<file path="flow/design.v">
`timescale 1ns / 1ps
module ALUmod(
    input wire [15:0] A,
    input wire [15:0] B,
    input wire [3:0] opcode,
    output reg [15:0] S,
    input wire [3:0] opext,
    output reg [4:0] CLFZN
    );
always@(A,B,opcode,opext) 
	begin
	  casex({opcode, opext})
	    8'b0000_0101:  
		 begin
		   CLFZN = 0;
		   {CLFZN[4], S} = A + B;
			CLFZN[2] = (~A[15]&~B[15]&S[15]) | (A[15]&B[15]&~S[15]);
		 end
		 8'b0101_xxxx:  
		 begin
			CLFZN = 0;		 
		   {CLFZN[4], S} = A + B;
			CLFZN[2] = (~A[15]&~B[15]&S[15]) | (A[15]&B[15]&S[15]);
		 end
		 8'b0000_0110:  
		 begin
			CLFZN = 0;		 
		   {CLFZN[4], S} = A + B;			 
			CLFZN[2] = CLFZN[4];
		 end
		 8'b0110_xxxx:  
		 begin
			CLFZN = 0;
		   {CLFZN[4],S} = A + B;			 
			CLFZN[2] = CLFZN[4];	 
		 end
		8'b0000_1001:  
		begin
			CLFZN = 0;
			S = B - A;			
			if( A[15] != B[15] && B[15] == S[15]) CLFZN[2] = 1'b1;  
		end
		8'b1001_xxxx:  
		begin
			CLFZN = 0;
			S = B - A;			
			if( A[15] != B[15] && B[15] == S[15]) CLFZN[2] = 1'b1;  
		end 
		8'b0011_xxxx:  
		begin
			CLFZN = {1'b0,
				A > B,
				1'b0,
				A == B,
				$signed(A) > $signed(B)};
			S = 0;
		end 
		8'b1011_xxxx:  
		begin
			CLFZN = {1'b0,
						A > B,
						1'b0,
						A == B,
						$signed(A) > $signed(B)};
		   S = 0;
		end 		
		8'b0000_0001:  
		begin
		   CLFZN = 0;  
			S = A & B;
		end
		8'b0000_0010:  
		begin
			CLFZN = 0; 
			S = A | B;
		end
		8'b0000_0011:  
		begin
			CLFZN = 0;
			S = A ^ B;
		end
		8'b0000_0100:  
		begin
			CLFZN = 0;
			S = !A;
		end
		8'b0000_1100:  
		begin
			CLFZN = 0;
			S = A << 1;
		end
		8'b0000_1110:  
		begin
			CLFZN = 0;
			S = A >> 1;
		end
		8'b1110_xxxx:  
		begin
			CLFZN = 0;
			S = A >> 1;
		end
		8'b0000_0111:  
		begin
			CLFZN = 0;
			S = {A[14:0], A[0]};
		end
		8'b0000_1000:  
		begin
			CLFZN = 0;
			S = {A[15], A[15:1]};
		end
		8'b0000_1101:  
		begin
			CLFZN = 0;
			S = A;
		end
		8'b1000_xxxx:  
		begin
			CLFZN = 0;
			S = A;
		end
		8'b0111_xxxx:  
		begin
			CLFZN = 0;
			S = {A[15:8],B[7:0]};
		end
		default:
		begin
			CLFZN = 0;
			S = 0;
		end
	  endcase
	end
endmodule
`timescale 1ns / 1ps
module BusMux(
    input [1:0] Select,
    input [15:0] InputA,
    input [15:0] InputB,
    input [15:0] InputC,
	 input [15:0] InputD,
    output reg [15:0] Output
    );
	always @(*)
	begin
		case(Select)
			2'h0: Output = InputA;
			2'h1: Output = InputB;
			2'h2: Output = InputC;
			2'h3: Output = InputD;
		endcase
	end
endmodule
module Mux2(
    input [0:0] Select,
    input [15:0] InputA,
    input [15:0] InputB,
    output reg [15:0] Output
    );
	always @(*)
	begin
		case(Select)
			2'h0: Output = InputA;
			2'h1: Output = InputB;
		endcase
	end
endmodule
`timescale 1ns / 1ps
module program_counter(
    input Clock,
    input Reset,
    input increment,
	 input [7:0] In,
    input [15:0] ImmIn,
    input WriteEnable,
    output reg [15:0] PC
    );
always @(posedge Clock, negedge Reset)
begin
	if(~Reset)
		begin
		PC <= 16'H0000;
		end
	else if(WriteEnable == 1'b1)
		begin
		PC <= ImmIn;
		end
	else if(increment == 1'b1)
		begin
		PC <= PC + In;
		PC <= {PC[15],PC[15:0]} + {{9{In[7]}},In[7:0]};
		end
	else
		begin
		PC <= PC;
		end
end
endmodule
`timescale 1ns / 1ps
module Processor_Status_Register(
	 input clock,
	 input reset,
	 input enable,
    input [4:0] CZLFM_in,
    output reg[4:0] CZLFN_out 
    );
always@(posedge clock, negedge reset)
begin
	if (~reset)
		CZLFN_out <= 0;
	else	
	if (enable)
		CZLFN_out <= CZLFM_in;
end
endmodule
`timescale 1ns / 1ps
module Reg16(
    input Clock,
    input Reset,
    input Write,
    input [15:0] In,
    output reg [15:0] Out
    );
	always @(posedge Clock, negedge Reset)
	begin
		if (~Reset)
			Out <= 0;
		else if (Write)
			Out <= In;
	end
endmodule
`timescale 1ns / 1ps
module RegFile2(
    input Clock,
    input Reset,
    input WriteEnable,
    input [3:0] SelectInput,
    input [3:0] SelectA,
    input [3:0] SelectB,
    input [15:0] In,
    output [15:0] A,
    output [15:0] B
    ); 
	 reg [15:0] registers [15:0];
	 always @(posedge Clock, negedge Reset)
	 begin
		if (~Reset)
		begin
		registers[0] <= 16'h0000;
		registers[1] <= 16'h0000;
		registers[2] <= 16'h0000;
		registers[3] <= 16'h0000;
		registers[4] <= 16'h0000;
		registers[5] <= 16'h0000;
		registers[6] <= 16'h0000;
		registers[7] <= 16'h0000;
		registers[8] <= 16'h0000;
		registers[9] <= 16'h0000;
		registers[10] <= 16'h0000;
		registers[11] <= 16'h0000;
		registers[12] <= 16'h0000;
		registers[13] <= 16'h0000;
		registers[14] <= 16'h0000;
		registers[15] <= 16'h0000; 
		end
		else
		begin
			if (WriteEnable)
				registers[SelectInput] <= In;
		end
	end 
	assign A = registers[SelectA];
	assign B = registers[SelectB];
endmodule
`timescale 1ns / 1ps
module SystemClock(
    input Clock,
    input Reset,
    output reg [15:0] Time
    );
	reg [15:0] count;
	always @(posedge Clock, negedge Reset)
	begin
		if (~Reset)
			begin
				Time <= 0;
				count <= 0;
			end
		else
			begin
				if (count > 16'h61a8)
					begin
						Time <= Time + 16'h0001;
						count <= 16'h0000;
					end
				else
					count <= count + 16'h0001;
			end
	end
endmodule
`timescale 1ns / 1ps
module CPU_Controller(
    input Clock,
    input Reset,
    input [15:0] INS,
    input [4:0] PSR,
	 input [7:0] GamePad,
	 input [15:0] SerialDataIn,
	 input SerialValid,
	 input [15:0] Time,
    output reg [3:0] OpCode,
    output reg [3:0] OpExt,
    output reg RegWrite,
    output reg [3:0] RegIn,
    output reg [3:0] RegA,
    output reg [3:0] RegB,
    output reg [15:0] Immediate,
	 output reg [7:0] PCImmediate,
    output reg [1:0] SelALU,
    output reg SelMEM,
    output reg MemRW,
    output reg PCWrite,
    output reg PCIncrement,
    output reg PCReset,
    output reg IRReset,
    output reg IRWrite,
    output reg PSRReset,
	 output reg PSREnable,
	 output reg VGAS_R,
	 output reg VGAS_E,
	 output reg VGAR_R,
	 output reg VGAR_E,
	 output reg SerialWrite,
	 output reg SerialRead
    );
	 reg state;
	always@(posedge Clock, negedge Reset)
	begin
		if (~Reset)
		begin
			state <= 0;
		end
		else
		begin
			state <= ~state;
		end
	end
	always@(*)
	begin
		if (~Reset)
		begin
			OpCode = 0;
			OpExt = 0;
			RegWrite = 0;
			RegA = 0;
			RegB = 0; 
			RegIn = 0;
			Immediate = 0; 
			PCImmediate = 0;
			SelALU = 0;
			SelMEM = 0;
			MemRW = 0;
			PCWrite = 0; 
			PCIncrement = 0;
			PCReset = 0;
			IRReset = 0;
			IRWrite = 0;
			PSRReset = 0;
			PSREnable = 0;
		   VGAS_R = 0;
	      VGAS_E = 0;
	      VGAR_R = 0;
	      VGAR_E = 0;
	      SerialWrite = 0;
			SerialRead = 0;
		end
		else  
		begin
		if (~state)
		begin
			OpCode = 0;
			OpExt = 0;
			RegWrite = 0;
			RegA = 0;
			RegB = 0; 
			RegIn = 0;
			Immediate = 0; 
			PCImmediate = 0;
			SelALU = 0;
			SelMEM = 1;
			MemRW = 0;
			IRWrite = 1;
			PCWrite = 0;
			PCIncrement = 0;
			PCReset = 1;
			IRReset = 1;
			PSRReset = 1;
			PSREnable = 0;
			VGAS_R = 1;
	      VGAS_E = 0;
	      VGAR_R = 1;
	      VGAR_E = 0;
	      SerialWrite = 0;
			SerialRead = 0;
		end
		else
			begin
				PSREnable = 1;
			casex (INS[15:0])
				16'b0000_xxxx_xxxx_xxxx:
					begin
						OpCode = INS[15:12];
						OpExt = INS[11:8];
						RegWrite = 1'b1; 
						RegIn = INS[3:0];
						RegA = INS[7:4];
						RegB = INS[3:0];
						PCImmediate = 8'h01; 
						Immediate = 16'h0000; 
						SelALU = 2'b01; 
						SelMEM = 1'b0; 
						MemRW = 1'b0;
						IRWrite = 1'b0;
						PCWrite = 1'b0;
						PCIncrement = 1'b1; 
						PCReset = 1'b1;
						IRReset = 1'b1;
						PSRReset = 1'b1;
						VGAS_R = 1;
						VGAS_E = 0;
						VGAR_R = 1;
						VGAR_E = 0;
						SerialWrite = 0;
						SerialRead = 0;	
					end
				16'b0001_0000_xxxx_xxxx:
				begin
						OpCode = 4'h0;
						OpExt = 4'h0;
						RegWrite = 1'b0; 
						RegIn = 4'b0;
						RegA = 4'b0;
						RegB = 4'b0;
						if(PSR[1] == 1 || PSR[0] == 1)
							PCImmediate = 8'h01;
						else
							PCImmediate = 8'h02; 
						Immediate = 16'h0000; 
						SelALU = 2'b01; 
						SelMEM = 1'b0; 
						MemRW = 1'b0;
						IRWrite = 1'b0;
						PCWrite = 1'b0;
						PCIncrement = 1'b1; 
						PCReset = 1'b1;
						IRReset = 1'b1;
						PSRReset = 1'b1;
						VGAS_R = 1;
						VGAS_E = 0;
						VGAR_R = 1;
						VGAR_E = 0;
						SerialWrite = 0;
						SerialRead = 0;
				end
				16'b0001_0001_xxxx_xxxx:
				begin
						OpCode = 4'h0;
						OpExt = 4'h0;
						RegWrite = 1'b0; 
						RegIn = 4'b0;
						RegA = 4'b0;
						RegB = 4'b0;
						if(PSR[3] == 1 || PSR[1] == 1)
							PCImmediate = 8'h01;
						else
							PCImmediate = 8'h02; 
						Immediate = 16'h0000; 
						SelALU = 2'b01; 
						SelMEM = 1'b0; 
						MemRW = 1'b0;
						IRWrite = 1'b0;
						PCWrite = 1'b0;
						PCIncrement = 1'b1; 
						PCReset = 1'b1;
						IRReset = 1'b1;
						PSRReset = 1'b1;
						VGAS_R = 1;
						VGAS_E = 0;
						VGAR_R = 1;
						VGAR_E = 0;
						SerialWrite = 0;
						SerialRead = 0;	
				end
				16'b0001_0010_xxxx_xxxx:
				begin
						OpCode = 4'h0;
						OpExt = 4'h0;
						RegWrite = 1'b0; 
						RegIn = 4'b0;
						RegA = 4'b0;
						RegB = 4'b0;
						if(PSR[1] == 1)
							PCImmediate = 8'h01;
						else
							PCImmediate = 8'h02; 
						Immediate = 16'h0000; 
						SelALU = 2'b01; 
						SelMEM = 1'b0; 
						MemRW = 1'b0;
						IRWrite = 1'b0;
						PCWrite = 1'b0;
						PCIncrement = 1'b1; 
						PCReset = 1'b1;
						IRReset = 1'b1;
						PSRReset = 1'b1;
						VGAS_R = 1;
						VGAS_E = 0;
						VGAR_R = 1;
						VGAR_E = 0;
						SerialWrite = 0;
						SerialRead = 0;	
				end
				16'b0001_0011_xxxx_xxxx:
				begin
						OpCode = 4'h0;
						OpExt = 4'h0;
						RegWrite = 1'b0; 
						RegIn = 4'b0;
						RegA = 4'b0;
						RegB = 4'b0;
						if(PSR[1] == 0 && PSR[0] == 0)
							PCImmediate = 8'h01;
						else
							PCImmediate = 8'h02; 
						Immediate = 16'h0000; 
						SelALU = 2'b01; 
						SelMEM = 1'b0; 
						MemRW = 1'b0;
						IRWrite = 1'b0;
						PCWrite = 1'b0;
						PCIncrement = 1'b1; 
						PCReset = 1'b1;
						IRReset = 1'b1;
						PSRReset = 1'b1;
						VGAS_R = 1;
						VGAS_E = 0;
						VGAR_R = 1;
						VGAR_E = 0;
						SerialRead = 0;
						SerialWrite = 0;						
				end
				16'b0001_0100_xxxx_xxxx:
				begin
						OpCode = 4'h0;
						OpExt = 4'h0;
						RegWrite = 1'b0; 
						RegIn = 4'b0;
						RegA = 4'b0;
						RegB = 4'b0;
						if(PSR[3] == 0)
							PCImmediate = 8'h01;
						else
							PCImmediate = 8'h02; 
						Immediate = 16'h0000; 
						SelALU = 2'b01; 
						SelMEM = 1'b0; 
						MemRW = 1'b0;
						IRWrite = 1'b0;
						PCWrite = 1'b0;
						PCIncrement = 1'b1; 
						PCReset = 1'b1;
						IRReset = 1'b1;
						PSRReset = 1'b1;
						VGAS_R = 1;
						VGAS_E = 0;
						VGAR_R = 1;
						VGAR_E = 0;
						SerialRead = 0;
						SerialWrite = 0;						
				end				
				16'b0011_xxxx_xxxx_xxxx:
				begin 
						OpCode = INS[15:12];
						OpExt = INS[11:8];
						RegWrite = 1'b0;
						RegIn = 4'h0;
						RegA = INS[7:4];
						RegB = INS[3:0];
						PCImmediate = 8'h01;
						Immediate = 16'h0000; 
						SelALU = 2'b01; 
						SelMEM = 1'b0; 
						MemRW = 1'b0;
						IRWrite = 1'b0;
						PCWrite = 1'b0;
						PCIncrement = 1'b1; 
						PCReset = 1'b1;
						IRReset = 1'b1;
						PSRReset = 1'b1;
						VGAS_R = 1;
						VGAS_E = 0;
						VGAR_R = 1;
						VGAR_E = 0;
						SerialRead = 0;
						SerialWrite = 0;						
				end
				16'b0101_xxxx_xxxx_xxxx:
				begin
						OpCode = INS[15:12];
						OpExt = INS[11:8];
						RegWrite = 1'b1;
						RegIn = INS[3:0];
						RegA = 4'h0;
						RegB = INS[3:0];
						PCImmediate = 8'h01;
						Immediate = {{8{INS[11]}},INS[11:4]}; 
						SelALU = 2'b00; 
						SelMEM = 1'b0; 
						MemRW = 1'b0;
						IRWrite = 1'b0;
						PCWrite = 1'b0;
						PCIncrement = 1'b1; 
						PCReset = 1'b1;
						IRReset = 1'b1;
						PSRReset = 1'b1;
						VGAS_R = 1;
						VGAS_E = 0;
						VGAR_R = 1;
						VGAR_E = 0;
						SerialRead = 0;
						SerialWrite = 0;						
				end
				16'b0110_xxxx_xxxx_xxxx:
				begin
						OpCode = INS[15:12];
						OpExt = INS[11:8];
						RegWrite = 1'b1;
						RegIn = INS[3:0];
						RegA = 4'h0;
						RegB = INS[3:0];
						PCImmediate = 8'h01;
						Immediate = {{8{1'b0}},INS[11:4]}; 
						SelALU = 2'b00; 
						SelMEM = 1'b0; 
						MemRW = 1'b0;
						IRWrite = 1'b0;
						PCWrite = 1'b0;
						PCIncrement = 1'b1; 
						PCReset = 1'b1;
						IRReset = 1'b1;
						PSRReset = 1'b1;
						VGAS_R = 1;
						VGAS_E = 0;
						VGAR_R = 1;
						VGAR_E = 0;
						SerialRead = 0;
						SerialWrite = 0;						
				end
				16'b0111_xxxx_xxxx_xxxx:
				begin
						OpCode = INS[15:12];
						OpExt = INS[11:8];
						RegWrite = 1'b1;
						RegIn = INS[3:0];
						RegA = 4'h0;
						RegB = INS[3:0];
						PCImmediate = 8'h01;
						Immediate = {INS[11:4],{8{1'b0}}}; 
						SelALU = 2'b00; 
						SelMEM = 1'b0; 
						MemRW = 1'b0;
						IRWrite = 1'b0;
						PCWrite = 1'b0;
						PCIncrement = 1'b1; 
						PCReset = 1'b1;
						IRReset = 1'b1;
						PSRReset = 1'b1;
						VGAS_R = 1;
						VGAS_E = 0;
						VGAR_R = 1;
						VGAR_E = 0;
						SerialRead = 0;
						SerialWrite = 0;						
				end		
				16'b1000_xxxx_xxxx_xxxx:
				begin
						OpCode = INS[15:12];
						OpExt = INS[11:8];
						RegWrite = 1'b1;
						RegIn = INS[3:0];
						RegA = 4'h0;
						RegB = INS[3:0];
						PCImmediate = 8'h01;
						Immediate = {{8{1'b0}},INS[11:4]}; 
						SelALU = 2'b00; 
						SelMEM = 1'b0; 
						MemRW = 1'b0;
						IRWrite = 1'b0;
						PCWrite = 1'b0;
						PCIncrement = 1'b1; 
						PCReset = 1'b1;
						IRReset = 1'b1;
						PSRReset = 1'b1;
						VGAS_R = 1;
						VGAS_E = 0;
						VGAR_R = 1;
						VGAR_E = 0;
						SerialRead = 0;
						SerialWrite = 0;						
				end
				16'b1001_xxxx_xxxx_xxxx:
				begin
						OpCode = INS[15:12];
						OpExt = INS[11:8];
						RegWrite = 1'b1;
						RegIn = INS[3:0];
						RegA = 4'h0;
						RegB = INS[3:0];
						PCImmediate = 8'h01;
						Immediate = {{8{INS[11]}},INS[11:4]}; 
						SelALU = 2'b00; 
						SelMEM = 1'b0; 
						MemRW = 1'b0;
						IRWrite = 1'b0;
						PCWrite = 1'b0;
						PCIncrement = 1'b1; 
						PCReset = 1'b1;
						IRReset = 1'b1;
						PSRReset = 1'b1;
						VGAS_R = 1;
						VGAS_E = 0;
						VGAR_R = 1;
						VGAR_E = 0;
						SerialRead = 0;
						SerialWrite = 0;						
				end
				16'b1010_0000_xxxx_xxxx:
				begin
						OpCode = 4'h0;
						OpExt = 4'h0;
						RegWrite = 1'b0; 
						RegIn = 4'b0;
						RegA = 4'b0;
						RegB = 4'b0;
						if(PSR[1] == 1 || PSR[0] == 1)
							PCImmediate = INS[7:0];
						else
							PCImmediate = 8'h01; 
						Immediate = 16'h0000; 
						SelALU = 2'b01; 
						SelMEM = 1'b0; 
						MemRW = 1'b0;
						IRWrite = 1'b0;
						PCWrite = 1'b0;
						PCIncrement = 1'b1; 
						PCReset = 1'b1;
						IRReset = 1'b1;
						PSRReset = 1'b1;
						VGAS_R = 1;
						VGAS_E = 0;
						VGAR_R = 1;
						VGAR_E = 0;
						SerialRead = 0;
						SerialWrite = 0;						
				end
				16'b1010_0001_xxxx_xxxx:
				begin
						OpCode = 4'h0;
						OpExt = 4'h0;
						RegWrite = 1'b0; 
						RegIn = 4'b0;
						RegA = 4'b0;
						RegB = 4'b0;
						if(PSR[3] == 1 || PSR[1] == 1)
							PCImmediate = INS[7:0];
						else
							PCImmediate = 8'h01; 
						Immediate = 16'h0000; 
						SelALU = 2'b01; 
						SelMEM = 1'b0; 
						MemRW = 1'b0;
						IRWrite = 1'b0;
						PCWrite = 1'b0;
						PCIncrement = 1'b1; 
						PCReset = 1'b1;
						IRReset = 1'b1;
						PSRReset = 1'b1;
						VGAS_R = 1;
						VGAS_E = 0;
						VGAR_R = 1;
						VGAR_E = 0;
						SerialRead = 0;
						SerialWrite = 0;						
				end
				16'b1010_0010_xxxx_xxxx:
				begin
						OpCode = 4'h0;
						OpExt = 4'h0;
						RegWrite = 1'b0; 
						RegIn = 4'b0;
						RegA = 4'b0;
						RegB = 4'b0;
						if(PSR[1] == 1)
							PCImmediate = INS[7:0];
						else
							PCImmediate = 8'h01; 
						Immediate = 16'h0000; 
						SelALU = 2'b01; 
						SelMEM = 1'b0; 
						MemRW = 1'b0;
						IRWrite = 1'b0;
						PCWrite = 1'b0;
						PCIncrement = 1'b1; 
						PCReset = 1'b1;
						IRReset = 1'b1;
						PSRReset = 1'b1;
						VGAS_R = 1;
						VGAS_E = 0;
						VGAR_R = 1;
						VGAR_E = 0;
						SerialRead = 0;
						SerialWrite = 0;						
				end
				16'b1010_0011_xxxx_xxxx:
				begin
						OpCode = 4'h0;
						OpExt = 4'h0;
						RegWrite = 1'b0; 
						RegIn = 4'b0;
						RegA = 4'b0;
						RegB = 4'b0;
						if(PSR[1] == 0 && PSR[0] == 0)
							PCImmediate = INS[7:0];
						else
							PCImmediate = 8'h01; 
						Immediate = 16'h0000; 
						SelALU = 2'b01; 
						SelMEM = 1'b0; 
						MemRW = 1'b0;
						IRWrite = 1'b0;
						PCWrite = 1'b0;
						PCIncrement = 1'b1; 
						PCReset = 1'b1;
						IRReset = 1'b1;
						PSRReset = 1'b1;
						VGAS_R = 1;
						VGAS_E = 0;
						VGAR_R = 1;
						VGAR_E = 0;
						SerialRead = 0;
						SerialWrite = 0;						
				end
				16'b1010_0100_xxxx_xxxx:
				begin
						OpCode = 4'h0;
						OpExt = 4'h0;
						RegWrite = 1'b0; 
						RegIn = 4'b0;
						RegA = 4'b0;
						RegB = 4'b0;
						if(PSR[3] == 0)
							PCImmediate = INS[7:0];
						else
							PCImmediate = 8'h01; 
						Immediate = 16'h0000; 
						SelALU = 2'b01; 
						SelMEM = 1'b0; 
						MemRW = 1'b0;
						IRWrite = 1'b0;
						PCWrite = 1'b0;
						PCIncrement = 1'b1; 
						PCReset = 1'b1;
						IRReset = 1'b1;
						PSRReset = 1'b1;
						VGAS_R = 1;
						VGAS_E = 0;
						VGAR_R = 1;
						VGAR_E = 0;
						SerialRead = 0;
						SerialWrite = 0;						
				end
				16'b1010_0101_xxxx_xxxx:
				begin
						OpCode = 4'h0;
						OpExt = 4'h0;
						RegWrite = 1'b0; 
						RegIn = 4'b0;
						RegA = 4'b0;
						RegB = 4'b0;
						PCImmediate = INS[7:0]; 
						Immediate = 16'h0000; 
						SelALU = 2'b01; 
						SelMEM = 1'b0; 
						MemRW = 1'b0;
						IRWrite = 1'b0;
						PCWrite = 1'b0;
						PCIncrement = 1'b1; 
						PCReset = 1'b1;
						IRReset = 1'b1;
						PSRReset = 1'b1;
						VGAS_R = 1;
						VGAS_E = 0;
						VGAR_R = 1;
						VGAR_E = 0;
						SerialRead = 0;
						SerialWrite = 0;						
				end				
				16'b1100_0000_xxxx_xxxx:
				begin
						OpCode = 4'b0000;
						OpExt = 4'b1101;
						RegWrite = 1'b0; 
						RegIn = 4'b0;
						RegA = INS[7:4];
						RegB = 4'b0;
						PCImmediate = 8'h00;
						Immediate = 16'h0000; 
						SelALU = 2'b01; 
						SelMEM = 1'b0; 
						MemRW = 1'b0;
						IRWrite = 1'b0;
						PCWrite = 1'b1;
						PCIncrement = 1'b0; 
						PCReset = 1'b1;
						IRReset = 1'b1;
						PSRReset = 1'b1;
						VGAS_R = 1;
						VGAS_E = 0;
						VGAR_R = 1;
						VGAR_E = 0;
						SerialRead = 0;
						SerialWrite = 0;						
				end
				16'b1100_0001_xxxx_xxxx:
				begin
						OpCode = 4'b0000;
						OpExt = 4'b1101;
						RegWrite = 1'b1; 
						RegIn = INS[3:0];
						RegA = 4'b0;
						RegB = 4'b0;
						PCImmediate = 8'h01;
						Immediate = 16'h0000; 
						SelALU = 2'b11; 
						SelMEM = 1'b0; 
						MemRW = 1'b0;
						IRWrite = 1'b0;
						PCWrite = 1'b0;
						PCIncrement = 1'b1; 
						PCReset = 1'b1;
						IRReset = 1'b1;
						PSRReset = 1'b1;
						VGAS_R = 1;
						VGAS_E = 0;
						VGAR_R = 1;
						VGAR_E = 0;
						SerialRead = 0;
						SerialWrite = 0;						
				end
				16'b1011_xxxx_xxxx_xxxx:
				begin 
						OpCode = INS[15:12];
						OpExt = INS[11:8];
						RegWrite = 1'b0;
						RegIn = 4'h0;
						RegA = INS[7:4];
						RegB = INS[3:0];
						PCImmediate = 8'h01;
						Immediate = {{8{INS[11]}},INS[11:4]}; 
						SelALU = 2'b00; 
						SelMEM = 1'b0; 
						MemRW = 1'b0;
						IRWrite = 1'b0;
						PCWrite = 1'b0;
						PCIncrement = 1'b1; 
						PCReset = 1'b1;
						IRReset = 1'b1;
						PSRReset = 1'b1;
						VGAS_R = 1;
						VGAS_E = 0;
						VGAR_R = 1;
						VGAR_E = 0;
						SerialRead = 0;
						SerialWrite = 0;						
				end
				16'b0100_0000_XXXX_XXXX:
				begin
						OpCode = 4'b0000;
						OpExt = 4'b1101;
						RegWrite = 1'b1;
						RegIn = INS[3:0];
						RegA = 4'h0;
						RegB = INS[7:4];
						PCImmediate = 8'h01;
						Immediate = 16'h0000; 
						SelALU = 2'b10; 
						SelMEM = 1'b0; 
						MemRW = 1'b0;
						IRWrite = 1'b0;
						PCWrite = 1'b0;
						PCIncrement = 1'b1; 
						PCReset = 1'b1;
						IRReset = 1'b1;
						PSRReset = 1'b1;
						VGAS_R = 1;
						VGAS_E = 0;
						VGAR_R = 1;
						VGAR_E = 0;
						SerialRead = 0;
						SerialWrite = 0;						
				end
				16'b0100_0001_XXXX_XXXX:
				begin
						OpCode = 4'b0000;
						OpExt = 4'b1101;
						RegWrite = 1'b0;
						RegIn = 4'h0;
						RegA = INS[3:0];
						RegB = INS[7:4];
						PCImmediate = 8'h01;
						Immediate = 16'h0000; 
						SelALU = 2'b01; 
						SelMEM = 1'b0; 
						MemRW = 1'b1;
						IRWrite = 1'b1;
						PCWrite = 1'b0;
						PCIncrement = 1'b1; 
						PCReset = 1'b1;
						IRReset = 1'b1;
						PSRReset = 1'b1;
						VGAS_R = 1;
						VGAS_E = 0;
						VGAR_R = 1;
						VGAR_E = 0;
						SerialRead = 0;
						SerialWrite = 0;						
				end
				16'b1101_0000_xxxx_xxxx:
				begin
						OpCode = 4'b0000;
						OpExt = 4'b1101;
						RegWrite = 1'b0;
						RegIn = 4'h0;
						RegA = INS[7:4];
						RegB = 4'h0;
						PCImmediate = 8'h01;
						Immediate = 16'h0000; 
						SelALU = 2'b01; 
						SelMEM = 1'b0; 
						MemRW = 1'b0;
						IRWrite = 1'b0;
						PCWrite = 1'b0;
						PCIncrement = 1'b1; 
						PCReset = 1'b1;
						IRReset = 1'b1;
						PSRReset = 1'b1;
						VGAS_R = 1;
						VGAS_E = 1;
						VGAR_R = 1;
						VGAR_E = 0;
						SerialRead = 0;
						SerialWrite = 0;						
				end	
				16'b1101_0001_xxxx_xxxx:
				begin
						OpCode = 4'b0000;
						OpExt = 4'b1101;
						RegWrite = 1'b0;
						RegIn = 4'h0;
						RegA = INS[7:4];
						RegB = 4'h0;
						PCImmediate = 8'h01;
						Immediate = 16'h0000; 
						SelALU = 2'b01; 
						SelMEM = 1'b0; 
						MemRW = 1'b0;
						IRWrite = 1'b0;
						PCWrite = 1'b0;
						PCIncrement = 1'b1; 
						PCReset = 1'b1;
						IRReset = 1'b1;
						PSRReset = 1'b1;
						VGAS_R = 1;
						VGAS_E = 0;
						VGAR_R = 1;
						VGAR_E = 1;
						SerialRead = 0;
						SerialWrite = 0;						
				end	
				16'b1101_0010_xxxx_xxxx:
				begin
						OpCode = 4'b0000;
						OpExt = 4'b1101;
						RegWrite = SerialValid; 
						RegIn = INS[3:0];
						RegA = 4'b0;
						RegB = 4'b0;
						if(~SerialValid)
							PCImmediate = 8'h01;
						else
							PCImmediate = 8'h02; 
						Immediate = SerialDataIn; 
						SelALU = 2'b00; 
						SelMEM = 1'b0; 
						MemRW = 1'b0;
						IRWrite = 1'b0;
						PCWrite = 1'b0;
						PCIncrement = 1'b1; 
						PCReset = 1'b1;
						IRReset = 1'b1;
						PSRReset = 1'b1;
						VGAS_R = 1;
						VGAS_E = 0;
						VGAR_R = 1;
						VGAR_E = 0;
						SerialRead = 1;
						SerialWrite = 0;						
				end
				16'b1101_0011_xxxx_xxxx:
				begin
						OpCode = 4'b0000;
						OpExt = 4'b1101;
						RegWrite = 1'b0; 
						RegIn = 4'b0;
						RegA = INS[7:4];
						RegB = 4'b0;
						PCImmediate = 8'h01; 
						Immediate = 16'h0000; 
						SelALU = 2'b01; 
						SelMEM = 1'b0; 
						MemRW = 1'b0;
						IRWrite = 1'b0;
						PCWrite = 1'b0;
						PCIncrement = 1'b1; 
						PCReset = 1'b1;
						IRReset = 1'b1;
						PSRReset = 1'b1;
						VGAS_R = 1;
						VGAS_E = 0;
						VGAR_R = 1;
						VGAR_E = 0;
						SerialRead = 0;
						SerialWrite = 1;						
				end				
				16'b1101_0100_xxxx_xxxx:
				begin
						OpCode = 4'b0000;
						OpExt = 4'b1101;
						RegWrite = 1'b1;
						RegIn = INS[3:0];
						RegA = 4'h0;
						RegB = 4'h0;
						PCImmediate = 8'h01;
						Immediate = {8'h00,GamePad[7:0]}; 
						SelALU = 2'b00; 
						SelMEM = 1'b0; 
						MemRW = 1'b0;
						IRWrite = 1'b0;
						PCWrite = 1'b0;
						PCIncrement = 1'b1; 
						PCReset = 1'b1;
						IRReset = 1'b1;
						PSRReset = 1'b1;
						VGAS_R = 1;
						VGAS_E = 0;
						VGAR_R = 1;
						VGAR_E = 0;
						SerialRead = 0;
						SerialWrite = 0;						
				end
				16'b1101_0101_xxxx_xxxx:
				begin
						OpCode = 4'b0000;
						OpExt = 4'b1101;
						RegWrite = 1'b1;
						RegIn = INS[3:0];
						RegA = 4'h0;
						RegB = 4'h0;
						PCImmediate = 8'h01;
						Immediate = Time; 
						SelALU = 2'b00; 
						SelMEM = 1'b0; 
						MemRW = 1'b0;
						IRWrite = 1'b0;
						PCWrite = 1'b0;
						PCIncrement = 1'b1; 
						PCReset = 1'b1;
						IRReset = 1'b1;
						PSRReset = 1'b1;
						VGAS_R = 1;
						VGAS_E = 0;
						VGAR_R = 1;
						VGAR_E = 0;
						SerialRead = 0;
						SerialWrite = 0;						
				end								
				16'bXXXX_XXXX_XXXX_XXXX:
				begin
						OpCode = 0;
						OpExt = 0;
						RegWrite = 1'b0;
						RegIn = 0;
						RegA = 0;
						RegB = 0;
						PCImmediate = 8'h01;
						Immediate = {{8{1'b1}},INS[11:4]}; 
						SelALU = 2'b00; 
						SelMEM = 2'b00; 
						MemRW = 1'b0;
						IRWrite = 1'b0;
						PCWrite = 1'b0;
						PCIncrement = 1'b1; 
						PCReset = 1'b1;
						IRReset = 1'b1;
						PSRReset = 1'b1;
						VGAS_R = 1;
						VGAS_E = 0;
						VGAR_R = 1;
						VGAR_E = 0;
						SerialRead = 0;
						SerialWrite = 0;						
				end
			endcase
			end
		end
	end
endmodule
`timescale 1ns / 1ps
module CPU(
    input Clock,
    input Reset,
    input [15:0] Mem_Data,
	 input SerialValid,
	 input [15:0] SerialDataIn,
	 input [7:0] GamePad,
    output [15:0] Mem_Addr,
    output Mem_Write,
    output [15:0] Data_Out,
	 output [15:0] VGA_Start,
	 output [15:0] VGA_Row,
	 output SerialSend,
	 output SerialRead,
	 output [15:0] SerialDataOut
    );
	 wire [15:0] INS_TO_CPU;
	 wire [4:0] PSR_TO_CPU;
	 wire [3:0] OpCode;
	 wire [3:0] OpExt;
	 wire [3:0] RegIn;
	 wire [3:0] RegA;
	 wire [3:0] RegB;
	 wire [15:0] Immediate;
	 wire [7:0] PCImmediate;
	 wire [1:0] SelALU;
	 wire [15:0] A_to_Mux;
	 wire [15:0] A_to_ALU;
	 wire [15:0] B;
	 wire [15:0] S;
	 wire [15:0] PC_OUT;
	 wire [4:0] ALU_TO_PSR;
	 wire [15:0] Time;
	 CPU_Controller CPU_Control(Clock, Reset, INS_TO_CPU, PSR_TO_CPU, 
											GamePad, SerialDataIn, SerialValid, Time,
											OpCode, OpExt, RegWrite, RegIn, RegA, RegB, 
											Immediate, PCImmediate, SelALU, SelMEM, 
											Mem_Write, PCWrite, PCIncrement, 
											PCReset, IRReset, IRWrite, PSRReset, PSREnable,
											VGAS_R, VGAS_E, VGAR_R, VGAR_E,
											SerialSend, SerialRead);
	 RegFile2 rf(Clock, Reset, RegWrite, RegIn, RegA, RegB, S, A_to_Mux, B);
	 ALUmod brain(A_to_ALU, B, OpCode, S, OpExt, ALU_TO_PSR);
	 BusMux alu_mux(SelALU, Immediate, A_to_Mux, Mem_Data, PC_OUT, A_to_ALU);
	 Mux2 mem_mux(SelMEM, B, PC_OUT, Mem_Addr);
	 program_counter pc(Clock, PCReset, PCIncrement, PCImmediate, S, PCWrite, PC_OUT);
	 Processor_Status_Register psr( Clock, PSRReset, PSREnable, ALU_TO_PSR, PSR_TO_CPU);
	 Reg16 InstructionRegister( Clock, IRReset,IRWrite, Mem_Data, INS_TO_CPU);
	 Reg16 VGASRegister( Clock, VGAS_R, VGAS_E, S, VGA_Start);
	 Reg16 VGARRegister( Clock, VGAR_R, VGAR_E, S, VGA_Row);
	 SystemClock timer(Clock, Reset, Time);
	 assign Data_Out = S;
	 assign SerialDataOut = S;
endmodule
</file>
<file path="flow/run.sh">
#!/bin/bash
# the make line also repeats each setting of config.mk as NAME=value (left out here)
make -C /OpenROAD-flow-scripts/flow DESIGN_CONFIG=/design/flow/config.mk WORK_HOME=/design/flow/orfs CLKGATE_MAP_FILE= finish
</file>
<file path="flow/config.mk">
export PLATFORM = sky130hd
export DESIGN_NAME = CPU
export DESIGN_NICKNAME = CPU
export VERILOG_FILES = /design/flow/design.v
export SDC_FILE = /design/flow/constraint.sdc
export NUM_CORES = 4
export LEC_CHECK = 0
export ABC_AREA = 0
export CAP_MARGIN = 20
export CORE_MARGIN = 2
export CORE_UTILIZATION = 70
export CTS_CLUSTER_DIAMETER = 201
export CTS_CLUSTER_SIZE = 74
export PLACE_DENSITY_LB_ADDON = 0.28
export SETUP_SLACK_MARGIN = 1.73
export SLEW_MARGIN = 20
</file>
<file path="flow/constraint.sdc">
create_clock -name core_clock -period 6.44 [get_ports {Clock}]
set_input_delay 1.2880 -clock core_clock [delete_from_list [all_inputs] [get_ports {Clock}]]
set_output_delay 1.2880 -clock core_clock [all_outputs]
set_load 0.01 [all_outputs]
</file>
==> impl_metrics.json, run 1 <==
{
  "firstError": "[ERROR GRT-0116] Global routing finished with congestion. Check the congestion regions in the DRC Viewer.",
  "largest_area_cell": "dfrtp_1",
  "ios": 126,
  "synth_flops": 356,
  "clockBufferDepth": 3,
  "cts_buffers": 8,
  "ys.flop_type": "dfrtp_1",
  "synth-xor-area-share": 0.01491,
  "grt_overflow": 1651,
  "ys_warn_count": 23,
  "syn_area_sq_um": 23500,
  "dp_hpwl_um": 81120,
  "top_cells_by_count": "dfrtp_1, nor2_1, a21oi_1",
  "top_cells_by_area": "dfrtp_1, mux2_2, a21oi_1",
  "most_common_cell": "dfrtp_1",
  "h-tree-depth": 1,
  "synth_cell_types": 101,
  "yosys_cells": 2645,
  "ctsHoldBuffers": 0,
  "post-place-ws_ns": -1.403,
  "synthArstFlopShare": 1.000,
  "ys_seq_frac": 0.3791,
  "die_h_um": 187.2,
  "synthAdderAreaFrac": 0.04622,
  "clkSinkCount": 356,
  "gp_congestion": 1.355,
  "io_buffer_count": 125,
  "synth.logic.top_family": "AND-OR/OR-AND gates",
  "avgSynthCellArea_sq_um": 8.884,
  "synth-edff-count": 0,
  "grt_usage": 0.9535,
  "rows": 67,
  "lastStage": "global routing",
  "dieArea_sq_um": 35050,
  "synth.top_cell.area_share": 0.3791,
  "dp_cells": 3535,
  "status": "aborted with a tool error",
  "cts_root_buffer": "clkbuf_16",
  "mux_area_frac": 0.06432,
  "synth_cells": 2645,
  "simple_gate_share": 0.1668,
  "synth_chip_area_sq_um": 23500,
  "initial_core_util": 0.7060,
  "synthAoiAreaFrac": 0.2708,
  "die_x_um": 187.2,
  "core_sq_um": 33280,
  "syn-num-nets": 2773
}
per-layer routing:
| layer | track usage | overflow |
|---|---|---|
| met5 | 0.6580 | 17 |
| met3 | 0.8360 | 112 |
| met4 | 0.9887 | 442 |
| met1 | 0.9183 | 100 |
| met2 | 1.098 | 980 |
stage by stage:
stage               TNS [ns]  total power (W)  area [sq um]
floorplan             -10.30         0.005467         24400
global placement      -26.16         0.007480         29150
detailed placement    -43.47         0.007730         29150
CTS                   -21.59         0.009376         31360
what timing repair did:
action | 4_1_cts
buffers inserted | 83
gates cloned | 5
pin swaps | 106
gates resized | 430
endpoints found under the setup margin | 355
==> inputs of run 2 (changes only) <==
- ABC_AREA: 0 -> default
- CORE_UTILIZATION: 70 -> 40
- CTS_CLUSTER_DIAMETER: 201 -> default
- CTS_CLUSTER_SIZE: 74 -> default
- GPL_TIMING_DRIVEN: default -> 0
- MIN_ROUTING_LAYER: default -> met2
- PLACE_DENSITY_LB_ADDON: 0.28 -> default
- SETUP_SLACK_MARGIN: 1.73 -> default
- SLEW_MARGIN: 20 -> 5
- clock period: 6.44 -> 13.0 ns (I/O delays scaled with it)
==> run 2 against run 1 <==
The run again fails in global routing. Synthesized area unchanged. Die area up 73%. Synthesized cell count unchanged.
==> impl_metrics.json, run 2 <==
{
  "synthAoiAreaFrac": 0.2708,
  "grt_overflow": 1,
  "cts_buffers": 43,
  "mux_area_frac": 0.06432,
  "rows": 88,
  "syn-num-nets": 2773,
  "ys_seq_frac": 0.3791,
  "synth_cells": 2645,
  "avgSynthCellArea_sq_um": 8.884,
  "synth-edff-count": 0,
  "ctsHoldBuffers": 0,
  "largest_area_cell": "dfrtp_1",
  "dp_hpwl_um": 101400,
  "die_h_um": 246.4,
  "cts_root_buffer": "clkbuf_16",
  "initial_core_util": 0.4057,
  "firstError": "[ERROR GRT-0116] Global routing finished with congestion. Check the congestion regions in the DRC Viewer.",
  "gp_congestion": 1.199,
  "lastStage": "global routing",
  "post-place-ws_ns": -2.972,
  "h-tree-depth": 2,
  "placed_area_sq_um": 26230,
  "most_common_cell": "dfrtp_1",
  "core_sq_um": 57920,
  "ys.flop_type": "dfrtp_1",
  "synth.logic.top_family": "AND-OR/OR-AND gates",
  "grt_usage": 0.7467,
  "synth_flops": 356,
  "dieArea_sq_um": 60700,
  "ys_warn_count": 23,
  "synthArstFlopShare": 1.000,
  "synthAdderAreaFrac": 0.04622,
  "simple_gate_share": 0.1668,
  "synth_chip_area_sq_um": 23500,
  "yosys_cells": 2645,
  "synth-xor-area-share": 0.01491,
  "syn_area_sq_um": 23500,
  "clkSinkCount": 356,
  "top_cells_by_area": "dfrtp_1, mux2_2, a21oi_1",
  "die_x_um": 246.4,
  "ios": 126,
  "synth_cell_types": 101,
  "top_cells_by_count": "dfrtp_1, nor2_1, a21oi_1",
  "status": "aborted with a tool error",
  "synth.top_cell.area_share": 0.3791,
  "io_buffer_count": 125,
  "clockBufferDepth": 3
}
==> run 2: through the flow <==
stage / std cells / setup TNS [ns] / hold slack (ns) / util
3_5_place_dp: 3575 / -39.05 / 0.4748 / 0.4529
4_1_cts: 3652 / 0 / 0.4872 / 0.4827
3_3_place_gp: 3535 / -6388.01 / 0.4616 / 0.4439
2_1_floorplan: 2645 / 0 / 0.4445 / -
==> run 2: per-layer routing <==
layer / track usage / GRT overflow
met3: 0.8352 / 0
met1: - / -
met2: 0.7868 / 0
met5: 0.6275 / 1
met4: 0.5427 / 0
==> run 2: what timing repair did <==
| item | 4_1_cts |
|---|---|
| gates resized | 90 |
| buffers inserted | 6 |
| cloned | 1 |
| pin swaps | 5 |
| endpoints found under the setup margin | 31 |
==> inputs of run 3 (changes only) <==
- ABC_AREA: default -> 0
- CELL_PAD_IN_SITES_GLOBAL_PLACEMENT: default -> 1
- CORE_UTILIZATION: 40 -> 57
- GPL_TIMING_DRIVEN: 0 -> default
- MAX_ROUTING_LAYER: default -> met4
- MIN_ROUTING_LAYER: met2 -> met1
- SETUP_SLACK_MARGIN: default -> 1.16
- SLEW_MARGIN: 5 -> 20
- TNS_END_PERCENT: default -> 35
- clock period: 13.0 -> 7.09 ns (I/O delays scaled with it)
==> run 3 against run 2 <==
Now fails the layout checks on setup timing. Synthesized area did not move. Die area fell by 29%. Synthesized cell count did not move.
==> impl_metrics.json, run 3 <==
{
  "largest_area_cell": "dfrtp_1",
  "ios": 126,
  "critical-path-max-stage-delay_ns": 0.62,
  "avgSynthCellArea_sq_um": 8.884,
  "clockBufferDepth": 3,
  "vdd_ir_drop_max_uv": 326.0,
  "crit_required_ns": 5.67,
  "synthAoiAreaFrac": 0.2708,
  "clk-insertion-delay-late_ns": 0.59,
  "critPathBufInv": 8,
  "dp_hpwl_um": 80830,
  "reg2reg_to": "pc.PC[14]$_DFFE_PN0P_",
  "via_per_inst": 7.288,
  "grt_usage": 0.5352,
  "status": "complete, but fails checks",
  "top_cells_by_count": "dfrtp_1, nor2_1, a21oi_1",
  "fin_skew_ns": 0.02393,
  "dr_wl_met3_um": 18270,
  "highest_layer": "met4",
  "synth-xor-area-share": 0.01491,
  "ys_warn_count": 23,
  "finalCriticalPeriod_ns": 7.809,
  "max_cap_viol_count": 0,
  "worstPathArrival_ns": 6.39,
  "hold_slack_ns": 0.4842,
  "rsz0062_at_grt": "yes",
  "most_common_cell": "dfrtp_1",
  "vias": 27482,
  "synth_cells": 2645,
  "die_x_um": 207.0,
  "syn_area_sq_um": 23500,
  "rows": 74,
  "drc": 0,
  "drt-met1-wl_um": 38930,
  "synth_flops": 356,
  "dr.pass1.iters": 22,
  "critPathCaptureType": "primary output",
  "power_leader": "combinational cells",
  "yosys_cells": 2645,
  "startpoint": "InstructionRegister.Out[12]$_DFFE_PN0P_",
  "internal_power_w": 0.005867,
  "clkPwrFrac": 0.222,
  "areaGrowthSynthToFinish_pct": 37.64,
  "wirelength_um": 115100,
  "synthArstFlopShare": 1.000,
  "fin_util": 0.7939,
  "max_slew.worst_pin.slew_ns": 1.216,
  "p_clk_w": 0.00223,
  "io_buffer_count": 125,
  "so.violations": "setup timing",
  "path_max_fanout": 7,
  "p_sw_frac": 0.4175,
  "critPathLaunchType": "register",
  "clkSinkCount": 356,
  "top_cells_by_area": "dfrtp_1, mux2_2, a21oi_1",
  "drt_iter0_drc": 5690,
  "core_sq_um": 40740,
  "grt_pass1_vias": 26576,
  "p_per_area_nw_per_um2": 311.4,
  "synth_chip_area_sq_um": 23500,
  "hold_viol": 0,
  "route.met2.wl_um": 45980,
  "cts_root_buffer": "clkbuf_16",
  "grt_pass1_wl_um": 167800,
  "cts_tree": "yes",
  "synth_cell_types": 101,
  "setup_ws_ns": -0.7187,
  "min_from": "timer.Time[15]$_DFFE_PN0N_",
  "leakage_nw": 14.45,
  "setup_viol": 26,
  "holdPathStages": 1,
  "cp-endpoint": "SerialDataOut[15]",
  "ant_nets": 0,
  "reg2reg_slack_ns": 0.64,
  "critPathSlowestCell": "or4b_4",
  "hp-class": "register to register",
  "final.period_utilization": 1.101,
  "worstSetupPathType": "register to primary output",
  "h-tree-depth": 2,
  "initial_core_util": 0.5768,
  "grt_overflow": 0,
  "synthAdderAreaFrac": 0.04622,
  "clk_pin_slew_ns": 0.06,
  "dieArea_sq_um": 42860,
  "mux_area_frac": 0.06432,
  "warnings": 83,
  "antenna_found_initial": 3,
  "syn-num-nets": 2773,
  "wl_per_cell_um": 30.53,
  "power.switching_w": 0.004204,
  "seq_power_share": 0.276,
  "gp_congestion": 1.239,
  "ctsHoldBuffers": 0,
  "max_freq_mhz": 128.1,
  "critical-path-top-delay-family": "AND-OR/OR-AND gates",
  "cts_buffers": 39,
  "simple_gate_share": 0.1668,
  "nNetsFinal": 3330,
  "synth.top_cell.area_share": 0.3791,
  "pwr-share-comb": 0.502,
  "synth-edff-count": 0,
  "powerComb_w": 0.00506,
  "die_h_um": 207.0,
  "rr_startpoint": "InstructionRegister.Out[13]$_DFFE_PN0P_",
  "slew_headroom": 0.1885,
  "ys_seq_frac": 0.3791,
  "cpMostUsedCell": "buf_6",
  "seq_cell_power_w": 0.00278,
  "synth.logic.top_family": "AND-OR/OR-AND gates",
  "grt_max_degree": 156,
  "hold_path_end": "timer.Time[15]$_DFFE_PN0N_",
  "ff2ff_path_depth": 26,
  "slew_viol_final": 0,
  "worst-path-stages": 28,
  "ys.flop_type": "dfrtp_1"
}
[run 3: metal layers]
layer	track usage	vias up
met5	-	-
met2	0.7301	2539
met4	0.3951	0
met1	0.6195	12947
met3	0.2361	956
li1	-	11040
[run 3: stage by stage]
| stage | setup TNS (ns) | power [W] | worst slack, ns | instance area (sq um) | std cells |
|---|---|---|---|---|---|
| finish | -12.40 | 0.01007 | -0.7187 | 32340 | 3771 |
| global route | -14.79 | 0.01029 | -0.8389 | 32330 | 3767 |
| CTS | -5.966 | 0.009584 | -0.4100 | 31740 | 3747 |
| detailed placement | -21.09 | 0.006999 | -1.182 | 29110 | 3629 |
| global placement | -19.74 | 0.006900 | -1.142 | 29110 | 3629 |
| floorplan | -2.159 | 0.004791 | -0.5257 | 23950 | 2645 |
[run 3: area by class of cell]
cell class | count | area (sq um)
clock buffer | 49 | 1116
antenna | 7 | 17.52
inverter | 90 | 372.9
sequential | 356 | 8915
timing repair buffer | 743 | 6370
multi-input combinational | 1972 | 14620
fill | 2714 | 8397
clock inverter | 22 | 270.3
tap | 532 | 665.6
[run 3: timing repair]
item / CTS / global route
gates cloned: 2 / 0
endpoints found under the setup margin: 237 / 243
hold endpoints to repair: 0 / 0
setup buffers: 45 / 17
gates resized: 341 / 106
pin swaps: 95 / 49
==> inputs of run 4 (changes only) <==
- ABC_AREA: 0 -> default
- CELL_PAD_IN_SITES_GLOBAL_PLACEMENT: 1 -> 2
- CORE_UTILIZATION: 57 -> 51
- CTS_CLUSTER_DIAMETER: default -> 264
- CTS_CLUSTER_SIZE: default -> 100
- GPL_ROUTABILITY_DRIVEN: default -> 1
- GPL_TIMING_DRIVEN: default -> 1
- MIN_ROUTING_LAYER: met1 -> met2
- PLACE_DENSITY_LB_ADDON: default -> 0.27
- SETUP_SLACK_MARGIN: 1.16 -> default
- SLEW_MARGIN: 20 -> 5
- TNS_END_PERCENT: 35 -> default
- clock period: 7.09 -> 19.0 ns (I/O delays scaled with it)
==> run 4 against run 3 <==
The flow now stops in global routing. Synthesized cell count unchanged. Synthesized area unchanged. Die area up 12%.
==> impl_metrics.json, run 4 <==
{
  "synth_cell_types": 101,
  "ctsHoldBuffers": 0,
  "gp_congestion": 1.345,
  "synth.top_cell.area_share": 0.3791,
  "largest_area_cell": "dfrtp_1",
  "ys_warn_count": 23,
  "syn-num-nets": 2773,
  "most_common_cell": "dfrtp_1",
  "synthArstFlopShare": 1.000,
  "ys.flop_type": "dfrtp_1",
  "h-tree-depth": 1,
  "cts.repair.resized": 0,
  "grt_usage": 0.7381,
  "lastStage": "global routing",
  "status": "aborted with a tool error",
  "clockBufferDepth": 3,
  "postCtsSetupRepairBufs": 0,
  "io_buffer_count": 125,
  "syn_area_sq_um": 23500,
  "cts_root_buffer": "clkbuf_16",
  "synth_chip_area_sq_um": 23500,
  "top_cells_by_count": "dfrtp_1, nor2_1, a21oi_1",
  "die_h_um": 218.6,
  "synthAoiAreaFrac": 0.2708,
  "avgSynthCellArea_sq_um": 8.884,
  "grt_overflow": 17,
  "dp_hpwl_um": 71360,
  "ios": 126,
  "core_sq_um": 45380,
  "synth-edff-count": 0,
  "mux_area_frac": 0.06432,
  "die_x_um": 218.6,
  "initial_core_util": 0.5178,
  "firstError": "[ERROR GRT-0116] Global routing finished with congestion. Check the congestion regions in the DRC Viewer.",
  "synthAdderAreaFrac": 0.04622,
  "synth_cells": 2645,
  "top_cells_by_area": "dfrtp_1, mux2_2, a21oi_1",
  "yosys_cells": 2645,
  "simple_gate_share": 0.1668,
  "dieArea_sq_um": 47810,
  "synth_flops": 356,
  "synth-xor-area-share": 0.01491,
  "cts_buffers": 7,
  "rows": 78,
  "ys_seq_frac": 0.3791,
  "synth.logic.top_family": "AND-OR/OR-AND gates",
  "clkSinkCount": 356
}
==> run 4: metal layers <==
metal,GRT overflow,GRT usage
met4,2,0.5088
met5,-,-
met1,-,-
met3,14,0.8256
met2,1,0.7785
==> run 4: stage by stage <==
| stage | hold WS [ns] | worst slack [ns] | total power, W | instances | area [sq um] |
|---|---|---|---|---|---|
| after detailed placement | 0.4730 | 3.815 | 0.002272 | 3231 | 25310 |
| after global placement | 0.4649 | 3.933 | 0.002253 | 3230 | 25300 |
| after floorplan | 0.4445 | 5.807 | 0.001716 | 2645 | 23500 |
| after CTS | 0.5069 | 3.790 | 0.002562 | 3239 | 25510 |
==> inputs of run 5 (changes only) <==
- CELL_PAD_IN_SITES_GLOBAL_PLACEMENT: 2 -> default
- CORE_UTILIZATION: 51 -> 40
- CTS_CLUSTER_DIAMETER: 264 -> default
- CTS_CLUSTER_SIZE: 100 -> default
- GPL_ROUTABILITY_DRIVEN: 1 -> default
- GPL_TIMING_DRIVEN: 1 -> default
- MAX_ROUTING_LAYER: met4 -> default
- MIN_ROUTING_LAYER: met2 -> default
- PLACE_DENSITY: default -> 0.6
- PLACE_DENSITY_LB_ADDON: 0.27 -> default
- SLEW_MARGIN: 5 -> 20
- clock period: 19.0 -> 13.0 ns (I/O delays scaled with it)
==> run 5 against run 4 <==
The run now finishes clean. Synthesized cell count is the same. Die area up 27%. Synthesized area is the same.
==> impl_metrics.json, run 5 <==
{
  "status": "finished clean",
  "fin_skew_ns": 0.03120,
  "worst-path-stages": 22,
  "power.switching_w": 0.002029,
  "holdPathStages": 2,
  "vdd_ir_drop_max_uv": 133.5,
  "gp_congestion": 1.039,
  "seq_power_share": 0.321,
  "startpoint": "Reset",
  "fillers": 5683,
  "p_per_area_nw_per_um2": 173.3,
  "dr_wl_met3_um": 10900,
  "most_common_cell": "dfrtp_1",
  "warnings": 75,
  "synth_cells": 2645,
  "syn_area_sq_um": 23500,
  "largest_area_cell": "dfrtp_1",
  "cp_cell_sequence": "buf_8, nand2_2, nor4_1, o21ai_1, and2_1, buf_4, a221oi_1, a21oi_1, a2111o_1, o21a_1, ha_1, o21ai_0, a21oi_1, o211ai_1, a2111oi_0, buf_4, o31ai_1, o31ai_1, o221a_2, o2111a_1, inv_1, clkdlybuf4s50_1",
  "antenna_found_initial": 4,
  "die_h_um": 246.4,
  "logic_area_sq_um": 13380,
  "route.met2.wl_um": 50790,
  "min_from": "VGARRegister.Out[6]$_DFFE_PN0P_",
  "ys_warn_count": 23,
  "ys.flop_type": "dfrtp_1",
  "critPathBufInv": 5,
  "h-tree-depth": 2,
  "cts.repair.resized": 0,
  "internal_power_w": 0.002724,
  "critPathLaunchType": "input port",
  "ys_seq_frac": 0.3791,
  "ant_nets": 0,
  "slew_headroom": 0.2247,
  "finalCriticalPeriod_ns": 12.63,
  "final.period_utilization": 0.9715,
  "ff2ff_path_depth": 21,
  "rows": 88,
  "hold_viol": 0,
  "critPathCaptureType": "primary output",
  "clockBufferDepth": 3,
  "pwr-share-comb": 0.411,
  "synth-edff-count": 0,
  "wirelength_um": 115700,
  "drt-met1-wl_um": 46290,
  "regArea_sq_um": 8909,
  "cts_buffers": 43,
  "rr_startpoint": "InstructionRegister.Out[9]$_DFFE_PN0P_",
  "areaGrowthSynthToFinish_pct": 16.74,
  "synthArstFlopShare": 1.000,
  "p_clk_w": 0.00127,
  "synth-xor-area-share": 0.01491,
  "highest_layer": "met5",
  "synth_cell_types": 101,
  "drt_iter0_drc": 3309,
  "drc": 0,
  "grt_max_degree": 82,
  "seq_cell_power_w": 0.00153,
  "p_sw_frac": 0.4269,
  "synth.top_cell.area_share": 0.3791,
  "initial_core_util": 0.4057,
  "worstSetupPathType": "input port to primary output",
  "cp-endpoint": "Data_Out[14]",
  "critical-path-max-stage-delay_ns": 0.63,
  "path_max_fanout": 59,
  "grt_overflow": 0,
  "powerComb_w": 0.00195,
  "grt_pass1_vias": 22859,
  "reg2reg_to": "rf.registers[11][14]$_DFFE_PN0P_",
  "clkPwrFrac": 0.268,
  "worstPathArrival_ns": 10.03,
  "top_cells_by_count": "dfrtp_1, nor2_1, a21oi_1",
  "synth.logic.top_family": "AND-OR/OR-AND gates",
  "yosys_cells": 2645,
  "syn-num-nets": 2773,
  "setup_viol": 0,
  "io_buffer_count": 125,
  "dieArea_sq_um": 60700,
  "clkSinkCount": 356,
  "nNetsFinal": 2859,
  "crit_required_ns": 10.40,
  "fin_util": 0.4736,
  "vias": 23969,
  "synthAdderAreaFrac": 0.04622,
  "leakage_nw": 11.68,
  "grt_usage": 0.3766,
  "postCtsSetupRepairBufs": 0,
  "ios": 126,
  "grt_pass1_wl_um": 165400,
  "power_leader": "combinational cells",
  "max_cap_viol_count": 0,
  "hold_path_end": "VGARRegister.Out[6]$_DFFE_PN0P_",
  "critical-path-top-delay-family": "AND-OR/OR-AND gates",
  "max_slew.worst_pin.slew_ns": 1.155,
  "via_per_inst": 6.790,
  "core_sq_um": 57920,
  "fin_setup_tns_ns": 0,
  "cts_root_buffer": "clkbuf_16",
  "synthAoiAreaFrac": 0.2708,
  "max_freq_mhz": 79.18,
  "dr.pass1.iters": 9,
  "avgSynthCellArea_sq_um": 8.884,
  "simple_gate_share": 0.1668,
  "hp-class": "register to register",
  "cts_tree": "yes",
  "synth_flops": 356,
  "clk-insertion-delay-late_ns": 0.60,
  "wl_per_cell_um": 32.78,
  "die_x_um": 246.4,
  "top_cells_by_area": "dfrtp_1, mux2_2, a21oi_1",
  "ctsHoldBuffers": 0,
  "dp_hpwl_um": 83780,
  "synth_chip_area_sq_um": 23500,
  "mux_area_frac": 0.06432,
  "reg2reg_slack_ns": 4.62,
  "slew_viol_final": 0,
  "clk_pin_slew_ns": 0.06,
  "critPathSlowestCell": "a221oi_1",
  "rsz0062_at_grt": "no"
}
[run 5: routing by layer]
layer / track usage / up-vias
met5: 0 / -
met4: 0.2142 / 2
met3: 0.08137 / 428
met2: 0.5772 / 1500
met1: 0.4914 / 11935
li1: - / 10104
[run 5: per-stage QoR]
step | hold slack [ns] | setup slack (ns) | instances | total power (W) | instance area, sq um
2_1_floorplan | 0.4445 | 2.207 | 2645 | 0.002507 | 23500
3_3_place_gp | 0.4676 | 0.7992 | 3449 | 0.003418 | 25900
3_5_place_dp | 0.4745 | 0.7236 | 3450 | 0.003433 | 25920
4_1_cts | 0.4878 | 0.7118 | 3528 | 0.004717 | 27410
5_1_grt | 0.5143 | 0.3507 | 3529 | 0.004942 | 27430
6_report | 0.4874 | 0.3702 | 3530 | 0.004754 | 27430
[run 5: cell type report]
class                      instances  share of cell area
sequential                       356              0.3248
clock inverter                    30             0.01282
timing repair buffer             268             0.08580
clock buffer                      48             0.04137
multi-input combinational       1972              0.4879
inverter                          90             0.01236
tap                              765             0.03489
antenna                            1          0.00009122
==> inputs of run 6 (changes only) <==
- CORE_UTILIZATION: 40 -> 61
- CTS_CLUSTER_SIZE: default -> 83
- PLACE_DENSITY: 0.6 -> default
- PLACE_DENSITY_LB_ADDON: default -> 0.11
- SETUP_SLACK_MARGIN: default -> 2.52
- clock period: 13.0 -> 8.75 ns (I/O delays scaled with it)
==> run 6 against run 5 <==
Clock-buffer cell count rose by 3. Still clean on timing, DRC and antenna. Global-route usage rose by 17 points. Clock power up 31%. Non-clock buffer count up 241. Synthesized area is the same. First-iteration DRC count grew 66%. Sequential share of layout area decreased by 3.2 points. Final area up 11%. Cell count decreased by 0.62%. Power up 68%. Worst setup slack got worse by 0.17 ns.
==> impl_metrics.json, run 6 <==
{
  "hold_path_end": "timer.Time[15]$_DFFE_PN0N_",
  "top_cells_by_count": "dfrtp_1, nor2_1, a21oi_1",
  "drt_iter0_drc": 5500,
  "synth.logic.top_family": "AND-OR/OR-AND gates",
  "core_sq_um": 37840,
  "hold_slack_ns": 0.4874,
  "die_x_um": 200.3,
  "clkSinkCount": 356,
  "clk-insertion-delay-late_ns": 0.60,
  "power_leader": "combinational cells",
  "critPathCaptureType": "primary output",
  "io_buffer_count": 125,
  "p_clk_w": 0.00166,
  "status": "finished clean",
  "grt_overflow": 0,
  "reg2reg_slack_ns": 2.00,
  "die_h_um": 200.3,
  "min_from": "timer.Time[15]$_DFFE_PN0N_",
  "ctsHoldBuffers": 0,
  "fin_skew_ns": 0.02626,
  "design_area_sq_um": 30470,
  "final.period_utilization": 0.9768,
  "largest_area_cell": "dfrtp_1",
  "setup_viol": 0,
  "seq_cell_power_w": 0.00231,
  "holdPathStages": 1,
  "cp-endpoint": "Data_Out[14]",
  "cts_tree": "yes",
  "fillers": 2368,
  "ff2ff_path_depth": 28,
  "regArea_sq_um": 8914,
  "ys_seq_frac": 0.3791,
  "clk_pin_slew_ns": 0.06,
  "max_freq_mhz": 117.0,
  "wirelength_um": 115000,
  "initial_core_util": 0.6209,
  "worstSetupPathType": "input port to primary output",
  "max_slew.worst_pin.slew_ns": 1.155,
  "placed_area_sq_um": 27000,
  "worst-path-stages": 28,
  "synth_cells": 2645,
  "syn_area_sq_um": 23500,
  "critPathSlowestCell": "and4_1",
  "wl_per_cell_um": 32.78,
  "synth_chip_area_sq_um": 23500,
  "hold_viol": 0,
  "grt_usage": 0.5504,
  "top_cells_by_area": "dfrtp_1, mux2_2, a21oi_1",
  "synth.top_cell.area_share": 0.3791,
  "ys_warn_count": 23,
  "crit_required_ns": 7.00,
  "grt_pass1_vias": 25914,
  "areaGrowthSynthToFinish_pct": 29.68,
  "max_cap_viol_count": 0,
  "powerComb_w": 0.00402,
  "power.switching_w": 0.003472,
  "h-tree-depth": 2,
  "avgSynthCellArea_sq_um": 8.884,
  "rsz0062_at_grt": "yes",
  "p_per_area_nw_per_um2": 262.3,
  "fin_setup_tns_ns": 0,
  "p_sw_frac": 0.4344,
  "antenna_found_initial": 4,
  "slew_viol_final": 0,
  "ant_nets": 0,
  "nNetsFinal": 3096,
  "cts_buffers": 39,
  "dp_hpwl_um": 76450,
  "synthAdderAreaFrac": 0.04622,
  "rows": 71,
  "yosys_cells": 2645,
  "startpoint": "Reset",
  "synth_flops": 356,
  "path_max_fanout": 8,
  "cts_root_buffer": "clkbuf_16",
  "rr_startpoint": "InstructionRegister.Out[12]$_DFFE_PN0P_",
  "finalCriticalPeriod_ns": 8.547,
  "simple_gate_share": 0.1668,
  "internal_power_w": 0.004521,
  "most_common_cell": "dfrtp_1",
  "dieArea_sq_um": 40110,
  "vdd_ir_drop_max_uv": 254.6,
  "logic_area_sq_um": 14590,
  "synth-edff-count": 0,
  "warnings": 80,
  "reg2reg_to": "pc.PC[14]$_DFFE_PN0P_",
  "gp_congestion": 1.216,
  "syn-num-nets": 2773,
  "synth_cell_types": 101,
  "dr.pass1.iters": 15,
  "pwr-share-comb": 0.503,
  "clkPwrFrac": 0.208,
  "critPathLaunchType": "input port",
  "ys.flop_type": "dfrtp_1",
  "slew_headroom": 0.2297,
  "cpMostUsedCell": "buf_6",
  "drc": 0,
  "leakage_nw": 13.24,
  "worstPathArrival_ns": 6.80,
  "synth-xor-area-share": 0.01491,
  "grt_pass1_wl_um": 165100,
  "critical-path-top-delay-family": "AND-OR/OR-AND gates",
  "synthAoiAreaFrac": 0.2708,
  "seq_power_share": 0.289,
  "vias": 27029,
  "mux_area_frac": 0.06432,
  "via_per_inst": 7.705,
  "critical-path-max-stage-delay_ns": 0.45,
  "ios": 126,
  "grt_max_degree": 161,
  "synthArstFlopShare": 1.000,
  "clockBufferDepth": 3,
  "hp-class": "register to register",
  "critPathBufInv": 12
}
run 6: through the flow:
| step | power (W) | std cells | setup slack, ns | utilization |
|---|---|---|---|---|
| 3_5_place_dp | 0.005294 | 3335 | -0.3691 | 0.7135 |
| 3_3_place_gp | 0.005234 | 3335 | -0.2699 | 0.7133 |
| 5_1_grt | 0.008163 | 3508 | 0.08938 | 0.8052 |
| 2_1_floorplan | 0.003895 | 2645 | 0.4703 | - |
| 4_1_cts | 0.007369 | 3477 | 0.3940 | 0.7842 |
| 6_report | 0.007992 | 3508 | 0.2026 | 0.8052 |
run 6: area by class of cell:
| cell class | instances | area share |
|---|---|---|
| Multi-Input combinational cell | 1972 | 0.4788 |
| Sequential cell | 356 | 0.2925 |
| Timing Repair Buffer | 509 | 0.1543 |
| Clock buffer | 51 | 0.03613 |
| Tap cell | 511 | 0.02098 |
| Inverter | 90 | 0.01224 |
| Clock inverter | 18 | 0.004968 |
| Antenna cell | 1 | 0.00008212 |
run 6: repair_timing:
action,in CTS,in global routing
buffers inserted,71,27
cloned,2,1
resized,367,114
setup endpoints to repair,245,283
endpoints found under the hold margin,0,0
pin swaps,107,62
run 6: metal layers:
layer / GRT usage / vias to the layer above / share of wire
li1: - / 10579 / -
met1: 0.6270 / 12621 / 0.32
met2: 0.7801 / 2787 / 0.40
met3: 0.2812 / 1034 / 0.17
met4: 0.4233 / 8 / 0.11
met5: 0.03214 / - / 0.0011
Power figures rest on the tool's default switching activity, not on a simulated workload.
